// BobTop
module BobTop (
	clock,
	reset,
	rx,
	runway_override,
	emergency_override,
	tx,
	framing_error,
	runway_active,
	emergency,
	receiving,
	sending
);
	input wire clock;
	input wire reset;
	input wire rx;
	input wire [1:0] runway_override;
	input wire emergency_override;
	output wire tx;
	output wire framing_error;
	output wire [1:0] runway_active;
	output wire emergency;
	output wire receiving;
	output wire sending;
	wire [7:0] uart_rx_data;
	wire [7:0] uart_tx_data;
	wire uart_rx_valid;
	wire uart_tx_ready;
	wire uart_tx_send;
	UartRX #(
		.CLK_HZ(25000000),
		.BAUD_RATE(115200)
	) receiver(
		.clock(clock),
		.reset(reset),
		.rx(rx),
		.data(uart_rx_data),
		.done(uart_rx_valid),
		.framing_error(framing_error),
		.receiving(receiving)
	);
	UartTX #(
		.CLK_HZ(25000000),
		.BAUD_RATE(115200)
	) transmitter(
		.clock(clock),
		.reset(reset),
		.send(uart_tx_send),
		.data(uart_tx_data),
		.tx(tx),
		.ready(uart_tx_ready),
		.sending(sending)
	);
	reg [1:0] ro_temp;
	reg [1:0] ro_sync;
	reg eo_temp;
	reg eo_sync;
	always @(posedge clock) begin
		ro_temp <= runway_override;
		eo_temp <= emergency_override;
		ro_sync <= ro_temp;
		eo_sync <= eo_temp;
	end
	Bob bobby(
		.clock(clock),
		.reset(reset),
		.uart_rx_data(uart_rx_data),
		.uart_rx_valid(uart_rx_valid),
		.uart_tx_data(uart_tx_data),
		.uart_tx_ready(uart_tx_ready),
		.uart_tx_send(uart_tx_send),
		.runway_active(runway_active),
		.runway_override(ro_sync),
		.emergency_out(emergency),
		.emergency_override(eo_sync)
	);
endmodule
For scale: ~1500 cells after synthesis, about 300 flip-flops, roughly 13 I/O pins.
export LEC_CHECK = 0
export CAP_MARGIN = 20
export CELL_PAD_IN_SITES_DETAIL_PLACEMENT = 2
export CORE_MARGIN = 4
export CORE_UTILIZATION = 38
export HOLD_SLACK_MARGIN = 0.01
export MAX_ROUTING_LAYER = met4
export SLEW_MARGIN = 40
create_clock -name core_clock -period 17.5 [get_ports {clock}]
run.sh (not shown) runs the stock make flow with config.mk's settings and CLKGATE_MAP_FILE=.
Change:
==> flow/config.mk (replaced) <==
export PLATFORM = sky130hd
export DESIGN_NAME = BobTop
export DESIGN_NICKNAME = BobTop
export VERILOG_FILES = /design/flow/design.v
export SDC_FILE = /design/flow/constraint.sdc
export NUM_CORES = 4
export LEC_CHECK = 0
export CAP_MARGIN = 20
export CORE_MARGIN = 2
export CORE_UTILIZATION = 45
export SLEW_MARGIN = 20
==> flow/constraint.sdc (replaced) <==
create_clock -name core_clock -period 17.7 [get_ports {clock}]
set_input_delay 3.5400 -clock core_clock [delete_from_list [all_inputs] [get_ports {clock}]]
set_output_delay 3.5400 -clock core_clock [all_outputs]
set_load 0.01 [all_outputs]
Outcome:
- cell area drops by 1.3%
- setup slack gets better by 360 ps
- critical path depth is unchanged
- count of clock-buffer cells in the layout decreases by 3
- clock power is lower by about 10%
- routed wire length came out lower by 40%
Change:
--- a/flow/config.mk
+++ b/flow/config.mk
@@ -7,0 +8 @@
+export ABC_AREA = 1
@@ -10 +11,2 @@
-export CORE_UTILIZATION = 45
+export CORE_UTILIZATION = 72
+export PLACE_DENSITY_LB_ADDON = 0.1
==> flow/constraint.sdc (replaced) <==
create_clock -name core_clock -period 13.5 [get_ports {clock}]
set_input_delay 2.7000 -clock core_clock [delete_from_list [all_inputs] [get_ports {clock}]]
set_output_delay 2.7000 -clock core_clock [all_outputs]
set_load 0.01 [all_outputs]
What happened: The new run finished clean; global-route usage went up by 13 points; core utilization went up by 28 points; worst setup slack got worse by 2200 ps; die size went down by 36%; total power went up by 5.0%; cell count went up by 12%; register-to-register slack got worse by 3800 ps; first-iteration DRC count went up by 67%; via count went up by 23%; synthesized area went up by 1.8%; final area went down by 0.78%.
Change:
--- a/flow/config.mk
+++ b/flow/config.mk
@@ -12 +12,3 @@
-export PLACE_DENSITY_LB_ADDON = 0.1
+export CTS_CLUSTER_SIZE = 14
+export PLACE_DENSITY_LB_ADDON = 0.14
+export SETUP_SLACK_MARGIN = 2.8
==> flow/constraint.sdc (replaced) <==
create_clock -name core_clock -period 9.82 [get_ports {clock}]
set_input_delay 1.9640 -clock core_clock [delete_from_list [all_inputs] [get_ports {clock}]]
set_output_delay 1.9640 -clock core_clock [all_outputs]
set_load 0.01 [all_outputs]
What happened: The changed run completed with no timing, DRC or antenna violations; utilization shrinks by 0.33 points; non-clock buffer count shrinks by 1; final area shrinks by 0.42%; final cell count hardly moves; register-to-register slack gets worse by 3900 ps; global-route usage shrinks by 0.33 points; setup slack gets worse by 2200 ps.
Change:
--- a/flow/config.mk
+++ b/flow/config.mk
@@ -9 +9 @@
-export CAP_MARGIN = 20
+export CAP_MARGIN = 0
@@ -13,2 +13,2 @@
-export PLACE_DENSITY_LB_ADDON = 0.14
-export SETUP_SLACK_MARGIN = 2.8
+export PLACE_DENSITY_LB_ADDON = 0.15
+export SETUP_SLACK_MARGIN = 2.89
Die size does not change.
Total power rises by a few percent.
Via count rises slightly.
Flip-flop count does not change.
Wire length rises slightly.
Fmax rises slightly.
Hold slack hardly moves.
Synthesized cell count is unchanged.
Final cell count is about the same.
Cell area rises slightly.
No activity file was given, so power comes from the tool's default toggle rates.
